==> build 13: inputs <==
==> flow/design.v <==
module tb_dp #(
    parameter BHT_ENTERIES    = 128,
    parameter BTB_ENTERIES    = 32,
    parameter INSTR_SIZE_BYTE = 4
) 
(
    clk,
    rst_n,
    in_fetch_pc,
    in_fetch_nop,
    in_exe_pc,
    in_exe_nop,
    in_exe_branch_taken,
    in_exe_branch_offset,
    out_pc_offset,
    out_fetch_branch_taken
);
input clk;
input rst_n;
input in_fetch_nop;
input [INSTR_SIZE_BYTE*8-1 :0] in_fetch_pc;
input in_exe_nop;
input [INSTR_SIZE_BYTE*8-1 :0] in_exe_pc;
input in_exe_branch_taken;
input [INSTR_SIZE_BYTE*8-1 :0] in_exe_branch_offset;
output [INSTR_SIZE_BYTE*8-1 :0] out_pc_offset;
output out_fetch_branch_taken;
reg [1:0] bht_entry [0:BHT_ENTERIES-1];
reg [INSTR_SIZE_BYTE*8-1 :0] btb_entry [0:BTB_ENTERIES-1];
reg [24:0] btb_tag [0:BTB_ENTERIES-1];
assign out_pc_offset = btb_entry[in_fetch_pc[6:2]];
assign out_fetch_branch_taken = bht_entry[in_fetch_pc[8:2]][1]&&(btb_tag[in_fetch_pc[6:2]]==in_fetch_pc[31:7]);
always@(posedge clk or negedge rst_n) begin
    if(rst_n) begin
        if(!in_exe_nop) begin
            if(in_exe_branch_taken) begin
                bht_entry[in_exe_pc[8:2]]  <= (bht_entry[in_exe_pc[8:2]]==2'b11) ? bht_entry[in_exe_pc[8:2]] : bht_entry[in_exe_pc[8:2]] + 1'b1   ;
                btb_entry[in_exe_pc[6:2]]  <=  in_exe_branch_offset;
                btb_tag[in_exe_pc[6:2]]    <=  in_exe_pc[31:7];
            end
            else if(!in_exe_branch_taken) begin
                bht_entry[in_exe_pc[8:2]]  <= (bht_entry[in_exe_pc[8:2]]==2'b00) ? bht_entry[in_exe_pc[8:2]] : bht_entry[in_exe_pc[8:2]] - 1'b1   ;
            end
        end
    end
    else if(!rst_n) begin
        bht_entry[0]  <=   0 ;bht_entry[1]  <=   0 ;bht_entry[2]  <=   0 ;bht_entry[3]  <=   0 ;bht_entry[4]  <=   0 ;bht_entry[5]  <=   0 ;bht_entry[6]  <=   0 ;bht_entry[7]  <=   0 ;bht_entry[8]  <=   0 ;bht_entry[9]  <=   0 ;
        bht_entry[10]  <=   0 ;bht_entry[11]  <=   0 ;bht_entry[12]  <=   0 ;bht_entry[13]  <=   0 ;bht_entry[14]  <=   0 ;bht_entry[15]  <=   0 ;bht_entry[16]  <=   0 ;bht_entry[17]  <=   0 ;bht_entry[18]  <=   0 ;bht_entry[19]  <=   0 ;
        bht_entry[20]  <=   0 ;bht_entry[21]  <=   0 ;bht_entry[22]  <=   0 ;bht_entry[23]  <=   0 ;bht_entry[24]  <=   0 ;bht_entry[25]  <=   0 ;bht_entry[26]  <=   0 ;bht_entry[27]  <=   0 ;bht_entry[28]  <=   0 ;bht_entry[29]  <=   0 ;
        bht_entry[30]  <=   0 ;bht_entry[31]  <=   0 ;bht_entry[32]  <=   0 ;bht_entry[33]  <=   0 ;bht_entry[34]  <=   0 ;bht_entry[35]  <=   0 ;bht_entry[36]  <=   0 ;bht_entry[37]  <=   0 ;bht_entry[38]  <=   0 ;bht_entry[39]  <=   0 ;
        bht_entry[40]  <=   0 ;bht_entry[41]  <=   0 ;bht_entry[42]  <=   0 ;bht_entry[43]  <=   0 ;bht_entry[44]  <=   0 ;bht_entry[45]  <=   0 ;bht_entry[46]  <=   0 ;bht_entry[47]  <=   0 ;bht_entry[48]  <=   0 ;bht_entry[49]  <=   0 ;
        bht_entry[50]  <=   0 ;bht_entry[51]  <=   0 ;bht_entry[52]  <=   0 ;bht_entry[53]  <=   0 ;bht_entry[54]  <=   0 ;bht_entry[55]  <=   0 ;bht_entry[56]  <=   0 ;bht_entry[57]  <=   0 ;bht_entry[58]  <=   0 ;bht_entry[59]  <=   0 ;
        bht_entry[60]  <=   0 ;bht_entry[61]  <=   0 ;bht_entry[62]  <=   0 ;bht_entry[63]  <=   0 ;bht_entry[64]  <=   0 ;bht_entry[65]  <=   0 ;bht_entry[66]  <=   0 ;bht_entry[67]  <=   0 ;bht_entry[68]  <=   0 ;bht_entry[69]  <=   0 ;
        bht_entry[70]  <=   0 ;bht_entry[71]  <=   0 ;bht_entry[72]  <=   0 ;bht_entry[73]  <=   0 ;bht_entry[74]  <=   0 ;bht_entry[75]  <=   0 ;bht_entry[76]  <=   0 ;bht_entry[77]  <=   0 ;bht_entry[78]  <=   0 ;bht_entry[79]  <=   0 ;
        bht_entry[80]  <=   0 ;bht_entry[81]  <=   0 ;bht_entry[82]  <=   0 ;bht_entry[83]  <=   0 ;bht_entry[84]  <=   0 ;bht_entry[85]  <=   0 ;bht_entry[86]  <=   0 ;bht_entry[87]  <=   0 ;bht_entry[88]  <=   0 ;bht_entry[89]  <=   0 ;
        bht_entry[90]  <=   0 ;bht_entry[91]  <=   0 ;bht_entry[92]  <=   0 ;bht_entry[93]  <=   0 ;bht_entry[94]  <=   0 ;bht_entry[95]  <=   0 ;bht_entry[96]  <=   0 ;bht_entry[97]  <=   0 ;bht_entry[98]  <=   0 ;bht_entry[99]  <=   0 ;
        bht_entry[100]  <=   0 ;bht_entry[101]  <=   0 ;bht_entry[102]  <=   0 ;bht_entry[103]  <=   0 ;bht_entry[104]  <=   0 ;bht_entry[105]  <=   0 ;bht_entry[106]  <=   0 ;bht_entry[107]  <=   0 ;bht_entry[108]  <=   0 ;bht_entry[109]  <=   0 ;
        bht_entry[110]  <=   0 ;bht_entry[111]  <=   0 ;bht_entry[112]  <=   0 ;bht_entry[113]  <=   0 ;bht_entry[114]  <=   0 ;bht_entry[115]  <=   0 ;bht_entry[116]  <=   0 ;bht_entry[117]  <=   0 ;bht_entry[118]  <=   0 ;bht_entry[119]  <=   0 ;
        bht_entry[120]  <=   0 ;bht_entry[121]  <=   0 ;bht_entry[122]  <=   0 ;bht_entry[123]  <=   0 ;bht_entry[124]  <=   0 ;bht_entry[125]  <=   0 ;bht_entry[126]  <=   0 ;bht_entry[127]  <=   0 ;
        btb_entry[0]  <=   0;
        btb_tag[0]    <=   0;
        btb_entry[1]  <=   0;
        btb_tag[1]    <=   0;
        btb_entry[2]  <=   0;
        btb_tag[2]    <=   0;
        btb_entry[3]  <=   0;
        btb_tag[3]    <=   0;
        btb_entry[4]  <=   0;
        btb_tag[4]    <=   0;
        btb_entry[5]  <=   0;
        btb_tag[5]    <=   0;
        btb_entry[6]  <=   0;
        btb_tag[6]    <=   0;
        btb_entry[7]  <=   0;
        btb_tag[7]    <=   0;
        btb_entry[8]  <=   0;
        btb_tag[8]    <=   0;
        btb_entry[9]  <=   0;
        btb_tag[9]    <=   0;
        btb_entry[10]  <=   0;
        btb_tag[10]    <=   0;
        btb_entry[11]  <=   0;
        btb_tag[11]    <=   0;
        btb_entry[12]  <=   0;
        btb_tag[12]    <=   0;
        btb_entry[13]  <=   0;
        btb_tag[13]    <=   0;
        btb_entry[14]  <=   0;
        btb_tag[14]    <=   0;
        btb_entry[15]  <=   0;
        btb_tag[15]    <=   0;
        btb_entry[16]  <=   0;
        btb_tag[16]    <=   0;
        btb_entry[17]  <=   0;
        btb_tag[17]    <=   0;
        btb_entry[18]  <=   0;
        btb_tag[18]    <=   0;
        btb_entry[19]  <=   0;
        btb_tag[19]    <=   0;
        btb_entry[20]  <=   0;
        btb_tag[20]    <=   0;
        btb_entry[21]  <=   0;
        btb_tag[21]    <=   0;
        btb_entry[22]  <=   0;
        btb_tag[22]    <=   0;
        btb_entry[23]  <=   0;
        btb_tag[23]    <=   0;
        btb_entry[24]  <=   0;
        btb_tag[24]    <=   0;
        btb_entry[25]  <=   0;
        btb_tag[25]    <=   0;
        btb_entry[26]  <=   0;
        btb_tag[26]    <=   0;
        btb_entry[27]  <=   0;
        btb_tag[27]    <=   0;
        btb_entry[28]  <=   0;
        btb_tag[28]    <=   0;
        btb_entry[29]  <=   0;
        btb_tag[29]    <=   0;
        btb_entry[30]  <=   0;
        btb_tag[30]    <=   0;
        btb_entry[31]  <=   0;
        btb_tag[31]    <=   0;
    end
end
endmodule
==> flow/run.sh <==
#!/bin/bash
# the make line also repeats each setting of config.mk as NAME=value (left out here)
make -C /OpenROAD-flow-scripts/flow DESIGN_CONFIG=/design/flow/config.mk WORK_HOME=/design/flow/orfs CLKGATE_MAP_FILE= finish
==> flow/config.mk <==
export PLATFORM = sky130hd
export DESIGN_NAME = tb_dp
export DESIGN_NICKNAME = tb_dp
export VERILOG_FILES = /design/flow/design.v
export SDC_FILE = /design/flow/constraint.sdc
export NUM_CORES = 4
export LEC_CHECK = 0
export CAP_MARGIN = 40
export CORE_MARGIN = 2
export CORE_UTILIZATION = 70
export CTS_CLUSTER_DIAMETER = 69
export CTS_CLUSTER_SIZE = 14
export SETUP_SLACK_MARGIN = 1.46
export SLEW_MARGIN = 20
export TNS_END_PERCENT = 5
==> flow/constraint.sdc <==
create_clock -name core_clock -period 5.61 [get_ports {clk}]
set_input_delay 1.1220 -clock core_clock [delete_from_list [all_inputs] [get_ports {clk}]]
set_output_delay 1.1220 -clock core_clock [all_outputs]
set_load 0.01 [all_outputs]
==> inputs of trial 62, as changes to build 13 <==
Settings changed: CAP_MARGIN 40 to 20, CORE_ASPECT_RATIO set to 1.72, CORE_UTILIZATION 70 to 72, CTS_CLUSTER_DIAMETER 69 to not set, CTS_CLUSTER_SIZE 14 to not set, HOLD_SLACK_MARGIN set to -0.09, PLACE_DENSITY set to 0.66, SETUP_SLACK_MARGIN 1.46 to not set, TNS_END_PERCENT 5 to not set.
==> flow/constraint.sdc (replaced) <==
create_clock -name core_clock -period 2.37 [get_ports {clk}]
set_input_delay 0.4740 -clock core_clock [delete_from_list [all_inputs] [get_ports {clk}]]
set_output_delay 0.4740 -clock core_clock [all_outputs]
set_load 0.01 [all_outputs]
==> summary of the runs <==
Trial 62 failed in global routing (5_1_grt), error GRT-0116. Build 13 completed and failed the layout checks on setup timing.
Area after synthesis is the same in build 13 and trial 62.
Synthesized cell count is the same in trial 62 and build 13.
Against trial 62, the die area of build 13 is larger by 2.7%.

---

==> 01-21 <==
RTL: the design.v shown in full above, as it stands there.
==> flow/config.mk <==
export PLATFORM = sky130hd
export DESIGN_NAME = tb_dp
export DESIGN_NICKNAME = tb_dp
export VERILOG_FILES = /design/flow/design.v
export SDC_FILE = /design/flow/constraint.sdc
export NUM_CORES = 4
export LEC_CHECK = 0
export CAP_MARGIN = 20
export CORE_MARGIN = 2
export CORE_UTILIZATION = 63
export SLEW_MARGIN = 20
==> flow/constraint.sdc <==
create_clock -name core_clock -period 5.42 [get_ports {clk}]
set_input_delay 1.0840 -clock core_clock [delete_from_list [all_inputs] [get_ports {clk}]]
set_output_delay 1.0840 -clock core_clock [all_outputs]
set_load 0.01 [all_outputs]
run.sh (not shown) runs the stock make flow with config.mk's settings and CLKGATE_MAP_FILE=.
==> inputs of 01-14, as changes to 01-21 <==
--- a/flow/config.mk
+++ b/flow/config.mk
@@ -6,6 +6,11 @@
 export NUM_CORES = 4
 export LEC_CHECK = 0
+export ABC_AREA = 1
 export CAP_MARGIN = 20
 export CORE_MARGIN = 2
-export CORE_UTILIZATION = 63
-export SLEW_MARGIN = 20
+export CORE_UTILIZATION = 72
+export CTS_CLUSTER_DIAMETER = 199
+export CTS_CLUSTER_SIZE = 14
+export PLACE_DENSITY_LB_ADDON = 0.14
+export SETUP_SLACK_MARGIN = 0.38
+export SLEW_MARGIN = 40
==> flow/constraint.sdc (replaced) <==
create_clock -name core_clock -period 2.75 [get_ports {clk}]
set_input_delay 0.5500 -clock core_clock [delete_from_list [all_inputs] [get_ports {clk}]]
set_output_delay 0.5500 -clock core_clock [all_outputs]
set_load 0.01 [all_outputs]
==> inputs of 12-25, as changes to 01-21 <==
--- a/flow/config.mk
+++ b/flow/config.mk
@@ -8,4 +8,5 @@
 export CAP_MARGIN = 20
 export CORE_MARGIN = 2
-export CORE_UTILIZATION = 63
+export CORE_UTILIZATION = 57
+export SETUP_SLACK_MARGIN = 0.5
 export SLEW_MARGIN = 20
==> flow/constraint.sdc (replaced) <==
create_clock -name core_clock -period 6.49 [get_ports {clk}]
set_input_delay 1.2980 -clock core_clock [delete_from_list [all_inputs] [get_ports {clk}]]
set_output_delay 1.2980 -clock core_clock [all_outputs]
set_load 0.01 [all_outputs]
==> impl_metrics.py <==
# Flow results
metrics = {
    "status": {
        "status": "finished with violations",
        "failed_checks": "negative setup slack",
    },
    "final_timing": {
        "timing.final.ws_setup_ps": -153.3,
        "setup_viol": 1,
    },
}
# the run above: 01-21

==> impl_metrics.py <==
# Auto-generated metrics
metrics = {
    "yosys": {
        "edf_count": 0,
    },
    "status": {
        "status": "stopped before the end",
        "haltStage": "global routing (5_1_grt)",
        "error_line": "[ERROR GRT-0232] Routing congestion too high. Check the congestion heatmap in the GUI.",
    },
    "floorplanning": {
        "io_pins": 134,
    },
    "clock_network": {
        "h-tree-depth": 4,
    },
}
# the run above: 01-14

==> impl_metrics.py <==
# Flow results
metrics = {
    "final_timing": {
        "relSlewSlack": 0.2118,
        "setup_viol": 0,
    },
    "status": {
        "status": "finished clean",
    },
    "clock_network": {
        "cts_tree": "built",
    },
}
# the run above: 12-25


---

==> 08-09: inputs <==
RTL: the design.v shown in full above, as it stands there.
clock: 5.31 ns
lec_check: 0
cap_margin: 35
core_aspect_ratio: 0.71
core_margin: 2
core_utilization: 72
cts_cluster_diameter: 211
cts_cluster_size: 14
place_density: 0.64
setup_slack_margin: 1.41
slew_margin: 20
==> inputs of 10-16, as changes to 08-09 <==
Settings changed: CAP_MARGIN 35 to 20, CORE_ASPECT_RATIO 0.71 to not set, CTS_CLUSTER_DIAMETER 211 to 28, CTS_CLUSTER_SIZE 14 to 41, HOLD_SLACK_MARGIN set to -0.09, PLACE_DENSITY 0.64 to not set, SETUP_SLACK_MARGIN 1.41 to 0.67.
==> flow/constraint.sdc (replaced) <==
create_clock -name core_clock -period 2.75 [get_ports {clk}]
set_input_delay 0.5500 -clock core_clock [delete_from_list [all_inputs] [get_ports {clk}]]
set_output_delay 0.5500 -clock core_clock [all_outputs]
set_load 0.01 [all_outputs]
==> notes <==
In die size, 10-16 and 08-09 hardly differ. In synthesized cell count, 08-09 and 10-16 do not differ. In synthesized area, 08-09 and 10-16 do not differ. 08-09 produced a layout that fails on negative setup slack. 10-16 ended with an error in 4_1_cts with DPL-0033.
==> figures <==
quantity	08-09	10-16
Die extent in y	307.0 microns	363.6 microns
Top cell type by total area after synthesis	sky130_fd_sc_hd__dfrtp_1	sky130_fd_sc_hd__dfrtp_1
Result of the run	failed layout checks	aborted with a tool error
Stage where the flow stopped	-	4_1_cts
Violated checks	negative setup slack	-
Number of placed instances with taps included	9,408	9,936
Site Rows	111	131
Routability Congestion	1.036	1.037
Area of the die	132,300 sq um	132,200 sq um
Total core area	128,700 sq um	128,000 sq um
Pre-CTS setup slack	-1.090 ns	-2.630 ns
Detailed placer's ending HPWL	225,800 microns	254,600 microns
X dimension of the die	430.8 microns	363.6 microns
Starting Density	72.33%	72.75%
Cell area reported after detailed placement	101,300 sq um	106,700 sq um

---

==> inputs of run a <==
// tb_dp: RTL as listed in full above, without the edits since
clock: 5.31 ns
lec_check: 0
cap_margin: 20
core_margin: 2
core_utilization: 60
setup_slack_margin: 0.5
slew_margin: 20
==> run b: changes against run a <==
--- a/flow/config.mk
+++ b/flow/config.mk
@@ -6,7 +6,8 @@
 export NUM_CORES = 4
 export LEC_CHECK = 0
 export CAP_MARGIN = 20
+export CORE_ASPECT_RATIO = 0.59
 export CORE_MARGIN = 2
-export CORE_UTILIZATION = 60
-export SETUP_SLACK_MARGIN = 0.5
-export SLEW_MARGIN = 20
+export CORE_UTILIZATION = 32
+export PLACE_DENSITY_LB_ADDON = 0.16
+export SLEW_MARGIN = 0
==> flow/constraint.sdc (replaced) <==
create_clock -name core_clock -period 5.42 [get_ports {clk}]
set_input_delay 1.0840 -clock core_clock [delete_from_list [all_inputs] [get_ports {clk}]]
set_output_delay 1.0840 -clock core_clock [all_outputs]
set_load 0.01 [all_outputs]
==> results <==
- Between run b and run a, the lower sequential share of layout area is in run b (gap 0.81 points).
- In run a the sequential power is larger than in run b, by about 2%.
- Via count: run b is lower than run a (1.3%).
- Of run a and run b, run a has the higher critical path depth (gap 4).
- In run b the count of clock-buffer cells in the layout is lower than in run a, by 5.
- In area after synthesis, run b and run a do not differ.
- First-iteration DRC count: run b is larger than run a (4.0%).
- Run b finished but failed the layout checks on setup timing. Run a completed and failed the layout checks on setup timing.
- Register-to-register slack: run a is lower than run b (0.19 ns).
- In run a the die area is lower than in run b, by about 46%.
- Hold slack: run a is lower than run b (0.055 ns).
Power figures rest on the tool's default switching activity, not on a simulated workload.
